==> violet <==
// fir_7_7
module fir_7_7(
    input clk,
    input rst,
    input [7:0] weight_data,
    input [2:0] weight_idx,
    input weight_valid,
    output weight_ready,
    input [7:0] input_data,
    input input_valid,
    output input_ready,
    output [15:0] output_data,
    input output_ready,
    output output_valid 
    );
clock: 9.18 ns
lec_check: 0
abc_area: 1
cap_margin: 30
core_margin: 8
core_utilization: 50
cts_cluster_diameter: 319
cts_cluster_size: 98
gpl_timing_driven: 0
max_routing_layer: met5
place_density: 0.8
setup_slack_margin: 2.74
slew_margin: 20
tns_end_percent: 35
run.sh (not shown) runs the stock make flow with config.mk's settings and CLKGATE_MAP_FILE=.
==> inputs of harbor, as changes to violet <==
ABC_AREA = default   (was 1)
CAP_MARGIN = 20   (was 30)
CORE_MARGIN = 2   (was 8)
CORE_UTILIZATION = 69   (was 50)
CTS_CLUSTER_DIAMETER = default   (was 319)
CTS_CLUSTER_SIZE = default   (was 98)
GPL_TIMING_DRIVEN = default   (was 0)
MAX_ROUTING_LAYER = default   (was met5)
PLACE_DENSITY = default   (was 0.8)
SETUP_SLACK_MARGIN = default   (was 2.74)
TNS_END_PERCENT = default   (was 35)
==> flow/constraint.sdc (replaced) <==
create_clock -name core_clock -period 9.52 [get_ports {clk}]
set_input_delay 1.9040 -clock core_clock [delete_from_list [all_inputs] [get_ports {clk}]]
set_output_delay 1.9040 -clock core_clock [all_outputs]
set_load 0.01 [all_outputs]
==> inputs of yarrow, as changes to violet <==
ABC_AREA = default   (was 1)
CAP_MARGIN = 20   (was 30)
CORE_MARGIN = 2   (was 8)
CORE_UTILIZATION = 9   (was 50)
CTS_CLUSTER_DIAMETER = default   (was 319)
CTS_CLUSTER_SIZE = default   (was 98)
GPL_TIMING_DRIVEN = default   (was 0)
MAX_ROUTING_LAYER = default   (was met5)
PLACE_DENSITY = default   (was 0.8)
SETUP_SLACK_MARGIN = default   (was 2.74)
TNS_END_PERCENT = default   (was 35)
==> flow/constraint.sdc (replaced) <==
create_clock -name core_clock -period 9.52 [get_ports {clk}]
set_input_delay 1.9040 -clock core_clock [delete_from_list [all_inputs] [get_ports {clk}]]
set_output_delay 1.9040 -clock core_clock [all_outputs]
set_load 0.01 [all_outputs]
==> inputs of indigo, as changes to violet <==
CORE_UTILIZATION = 53   (was 50)
PLACE_DENSITY = 0.4   (was 0.8)
SETUP_SLACK_MARGIN = 0.24   (was 2.74)
==> summary of the runs <==
In violet the register-to-register slack is higher than in harbor, by 0.26 ns.
Die area, lowest first: harbor, indigo, violet, yarrow.
Total power, lowest first: yarrow, harbor, indigo, violet.
Between indigo and yarrow, the lower worst hold slack is in yarrow (gap 0.0051 ns).
Of indigo and harbor, indigo has the higher synthesized cell count (gap 23%, measured against harbor).
Global-route usage, lowest first: yarrow, violet, indigo, harbor.
Core utilization: indigo is lower than harbor (16 points).
Between violet and yarrow, the lower clock-buffer cell count is in yarrow (gap 3).

---

==> inputs of v27 <==
fir_7_7 again, from the RTL that the note above started with.
// fir_7_7
module fir_7_7(
    input clk,
    input rst,
    input [7:0] weight_data,
    input [2:0] weight_idx,
    input weight_valid,
    output weight_ready,
    input [7:0] input_data,
    input input_valid,
    output input_ready,
    output [15:0] output_data,
    input output_ready,
    output output_valid 
    );
clock: 4.73 ns
lec_check: 0
abc_area: 0
cap_margin: 20
cell_pad_in_sites_global_placement: 3
core_aspect_ratio: 1.25
core_margin: 2
core_utilization: 65
cts_cluster_size: 17
gpl_routability_driven: 1
min_routing_layer: met2
place_density: 0.73
setup_slack_margin: 0.24
slew_margin: 20
tns_end_percent: 70
==> inputs of v37, as changes to v27 <==
==> flow/config.mk (replaced) <==
export PLATFORM = sky130hd
export DESIGN_NAME = fir_7_7
export DESIGN_NICKNAME = fir_7_7
export VERILOG_FILES = /design/flow/design.v
export SDC_FILE = /design/flow/constraint.sdc
export NUM_CORES = 4
export LEC_CHECK = 0
export ABC_AREA = 1
export CAP_MARGIN = 20
export CORE_MARGIN = 2
export CORE_UTILIZATION = 65
export CTS_CLUSTER_DIAMETER = 163
export CTS_CLUSTER_SIZE = 98
export SLEW_MARGIN = 20
==> flow/constraint.sdc (replaced) <==
create_clock -name core_clock -period 9.52 [get_ports {clk}]
set_input_delay 1.9040 -clock core_clock [delete_from_list [all_inputs] [get_ports {clk}]]
set_output_delay 1.9040 -clock core_clock [all_outputs]
set_load 0.01 [all_outputs]
==> inputs of v13, as changes to v27 <==
==> flow/config.mk (replaced) <==
export PLATFORM = sky130hd
export DESIGN_NAME = fir_7_7
export DESIGN_NICKNAME = fir_7_7
export VERILOG_FILES = /design/flow/design.v
export SDC_FILE = /design/flow/constraint.sdc
export NUM_CORES = 4
export LEC_CHECK = 0
export CAP_MARGIN = 20
export CORE_MARGIN = 2
export CORE_UTILIZATION = 40
export SLEW_MARGIN = 20
==> flow/constraint.sdc (replaced) <==
create_clock -name core_clock -period 7.51 [get_ports {clk}]
set_input_delay 1.5020 -clock core_clock [delete_from_list [all_inputs] [get_ports {clk}]]
set_output_delay 1.5020 -clock core_clock [all_outputs]
set_load 0.01 [all_outputs]
==> inputs of v17, as changes to v27 <==
==> flow/config.mk (replaced) <==
export PLATFORM = sky130hd
export DESIGN_NAME = fir_7_7
export DESIGN_NICKNAME = fir_7_7
export VERILOG_FILES = /design/flow/design.v
export SDC_FILE = /design/flow/constraint.sdc
export NUM_CORES = 4
export LEC_CHECK = 0
export ABC_AREA = 1
export CAP_MARGIN = 20
export CORE_MARGIN = 2
export CORE_UTILIZATION = 72
export CTS_CLUSTER_DIAMETER = 163
export CTS_CLUSTER_SIZE = 98
export PLACE_DENSITY = 0.38
export SLEW_MARGIN = 20
==> flow/constraint.sdc (replaced) <==
create_clock -name core_clock -period 6.93 [get_ports {clk}]
set_input_delay 1.3860 -clock core_clock [delete_from_list [all_inputs] [get_ports {clk}]]
set_output_delay 1.3860 -clock core_clock [all_outputs]
set_load 0.01 [all_outputs]
==> results.sh <==
# flow metrics
export IMPL_top_cells_by_count="inv_1 (507), fa_1 (401), nand2_1 (305)"
export IMPL_die_x_um=227
export IMPL_syn_instance_count=2113
export IMPL_ys_sh_mux_pct=0.459
export IMPL_initial_utilization_pct=40.6
export IMPL_coreArea_um2=49000
export IMPL_syn_nets=2721
export IMPL_die_area_um2=51500
export IMPL_outcome="complete, no violations"
[end of results for v13]
==> results.sh <==
# yosys + openroad results
export IMPL_outcome="aborted with a tool error"
export IMPL_haltStage="global placement without I/O"
export IMPL_error_message="[ERROR GPL-0301] Utilization 127.258 % exceeds 100%."
export IMPL_initial_utilization_pct=66.0
export IMPL_coreArea_um2=30100
export IMPL_ys_sh_mux_pct=0.459
[end of results for v27]
==> results.sh <==
# flow metrics
export IMPL_initial_utilization_pct=65.9
export IMPL_die_area_um2=33500
export IMPL_top_cells_by_count="inv_1 (836), nand2_1 (537), fa_1 (401)"
export IMPL_syn_instance_count=2592
export IMPL_syn_nets=3200
export IMPL_coreArea_um2=31600
export IMPL_clkbuf_count=20
export IMPL_die_x_um=183
export IMPL_ys_sh_mux_pct=0
export IMPL_outcome="complete, no violations"
[end of results for v37]
==> results.sh <==
# flow metrics
export IMPL_syn_instance_count=2592
export IMPL_ys_sh_mux_pct=0
export IMPL_die_area_um2=30300
export IMPL_coreArea_um2=28500
export IMPL_die_x_um=174
export IMPL_syn_nets=3200
export IMPL_initial_utilization_pct=72.9
export IMPL_outcome="complete, no violations"
[end of results for v17]
Power is estimated from default activity; no workload was simulated.
